==> flow/design.v (excerpt) <==
module dlf_core (
   input             clk,
   input             rstn,
   input             dlf_en,
   input  [4:0]      tdc_dout,
   input  [17:0]     dlf_a2,
   input  [17:0]     dlf_a3,
   input  [17:0]     dlf_b1,
   input  [17:0]     dlf_b2,
   input  [14:0]     dlf_sdm_nc_in,
   output [15:0]     dlf_out,
   output            dlf_valid
   );
Size: ~7400 cells after synthesis, about 260 flip-flops, ~110 I/O pins, roughly 61000 um^2 of cells after synthesis.
==> flow/config.mk <==
export PLATFORM = sky130hd
export DESIGN_NAME = dlf_core
export DESIGN_NICKNAME = dlf_core
export VERILOG_FILES = /design/flow/design.v
export SDC_FILE = /design/flow/constraint.sdc
export NUM_CORES = 4
export LEC_CHECK = 0
export ABC_AREA = 1
export CAP_MARGIN = 20
export CELL_PAD_IN_SITES_GLOBAL_PLACEMENT = 0
export CORE_ASPECT_RATIO = 0.97
export CORE_MARGIN = 2
export CORE_UTILIZATION = 72
export CTS_CLUSTER_DIAMETER = 25
export GPL_ROUTABILITY_DRIVEN = 0
export HOLD_SLACK_MARGIN = -0.05
export MAX_ROUTING_LAYER = met4
export MIN_ROUTING_LAYER = met1
export PLACE_DENSITY = 0.35
export SETUP_SLACK_MARGIN = -0.92
export SLEW_MARGIN = 20
==> flow/constraint.sdc <==
create_clock -name core_clock -period 13.8 [get_ports {clk}]
set_input_delay 2.7600 -clock core_clock [delete_from_list [all_inputs] [get_ports {clk}]]
set_output_delay 2.7600 -clock core_clock [all_outputs]
set_load 0.01 [all_outputs]
run.sh (not shown) runs the stock make flow with config.mk's settings and CLKGATE_MAP_FILE=.
The starting point reached the layout checks and failed them: setup timing.
Edit:
ABC_AREA = 0   (was 1)
CORE_ASPECT_RATIO = 1.46   (was 0.97)
CORE_UTILIZATION = 70   (was 72)
HOLD_SLACK_MARGIN = default   (was -0.05)
PLACE_DENSITY = default   (was 0.35)
PLACE_DENSITY_LB_ADDON = 0.09   (was default)
SETUP_SLACK_MARGIN = 3.87   (was -0.92)
clock period = 20.7 ns   (was 13.8 ns; I/O delays follow)
Effect: The new run completed without violations; via count shrinks by 17%; worst hold slack gets worse by 0.043 ns; non-clock buffer count shrinks by 544; final area shrinks by 5.7%; count of clock-buffer cells in the layout grows by 4; wire length shrinks by 26%; synthesized area grows by 0.77%; global-route usage shrinks by 9.6 points; die size grows by 3.6%.

---

dlf_core again, from the RTL that the note above started with.
==> flow/config.mk <==
export PLATFORM = sky130hd
export DESIGN_NAME = dlf_core
export DESIGN_NICKNAME = dlf_core
export VERILOG_FILES = /design/flow/design.v
export SDC_FILE = /design/flow/constraint.sdc
export NUM_CORES = 4
export LEC_CHECK = 0
export ABC_AREA = 0
export CAP_MARGIN = 20
export CELL_PAD_IN_SITES_GLOBAL_PLACEMENT = 0
export CORE_ASPECT_RATIO = 0.71
export CORE_MARGIN = 2
export CORE_UTILIZATION = 71
export CTS_CLUSTER_DIAMETER = 143
export GPL_ROUTABILITY_DRIVEN = 1
export MAX_ROUTING_LAYER = met4
export MIN_ROUTING_LAYER = met1
export SETUP_SLACK_MARGIN = -1.32
export SLEW_MARGIN = 20
==> flow/constraint.sdc <==
create_clock -name core_clock -period 13.4 [get_ports {clk}]
set_input_delay 2.6800 -clock core_clock [delete_from_list [all_inputs] [get_ports {clk}]]
set_output_delay 2.6800 -clock core_clock [all_outputs]
set_load 0.01 [all_outputs]
The first run completed, yet does not pass: negative setup slack.
Next try:
==> flow/config.mk (replaced) <==
export PLATFORM = sky130hd
export DESIGN_NAME = dlf_core
export DESIGN_NICKNAME = dlf_core
export VERILOG_FILES = /design/flow/design.v
export SDC_FILE = /design/flow/constraint.sdc
export NUM_CORES = 4
export LEC_CHECK = 0
export CAP_MARGIN = 20
export CORE_MARGIN = 2
export CORE_UTILIZATION = 22
export SLEW_MARGIN = 20
==> flow/constraint.sdc (replaced) <==
create_clock -name core_clock -period 32.9 [get_ports {clk}]
set_input_delay 6.5800 -clock core_clock [delete_from_list [all_inputs] [get_ports {clk}]]
set_output_delay 6.5800 -clock core_clock [all_outputs]
set_load 0.01 [all_outputs]
Effect: Now the flow passed the timing, DRC and antenna checks. Final area fell by a few percent. First-iteration DRC count fell by well over a third. Global-route usage went down by 30 points. Clock skew is about the same. Flip-flop count does not change. Sequential share of layout area is higher by 0.57 points. Wire length is lower by roughly a tenth. Utilization came out lower by 60 points. Setup slack gets better by 12000 ps.
Next try:
--- a/flow/config.mk
+++ b/flow/config.mk
@@ -9,3 +9,3 @@
 export CORE_MARGIN = 2
-export CORE_UTILIZATION = 22
+export CORE_UTILIZATION = 52
 export SLEW_MARGIN = 20
==> flow/constraint.sdc (replaced) <==
create_clock -name core_clock -period 12.7 [get_ports {clk}]
set_input_delay 2.5400 -clock core_clock [delete_from_list [all_inputs] [get_ports {clk}]]
set_output_delay 2.5400 -clock core_clock [all_outputs]
set_load 0.01 [all_outputs]
Result: Now the flow ran to the end with violations: negative setup slack. Routed wire length goes up by 0.78%. Via count grows by 7.4%. Count of clock-buffer cells in the layout is higher by 6. Non-clock buffer count is higher by 802. Core utilization is higher by 39 points.
Next try:
--- a/flow/config.mk
+++ b/flow/config.mk
@@ -9,3 +9,4 @@
 export CORE_MARGIN = 2
-export CORE_UTILIZATION = 52
+export CORE_UTILIZATION = 71
+export HOLD_SLACK_MARGIN = -0.05
 export SLEW_MARGIN = 20
==> flow/constraint.sdc (replaced) <==
create_clock -name core_clock -period 13.7 [get_ports {clk}]
set_input_delay 2.7400 -clock core_clock [delete_from_list [all_inputs] [get_ports {clk}]]
set_output_delay 2.7400 -clock core_clock [all_outputs]
set_load 0.01 [all_outputs]
Outcome: The new run ran to the end with violations: negative setup slack; first-iteration DRC count climbs by about 30%; clock-buffer cell count climbs by 1; die area drops by about 26%; synthesized cell count does not change; routed wire length climbs by about 3%.
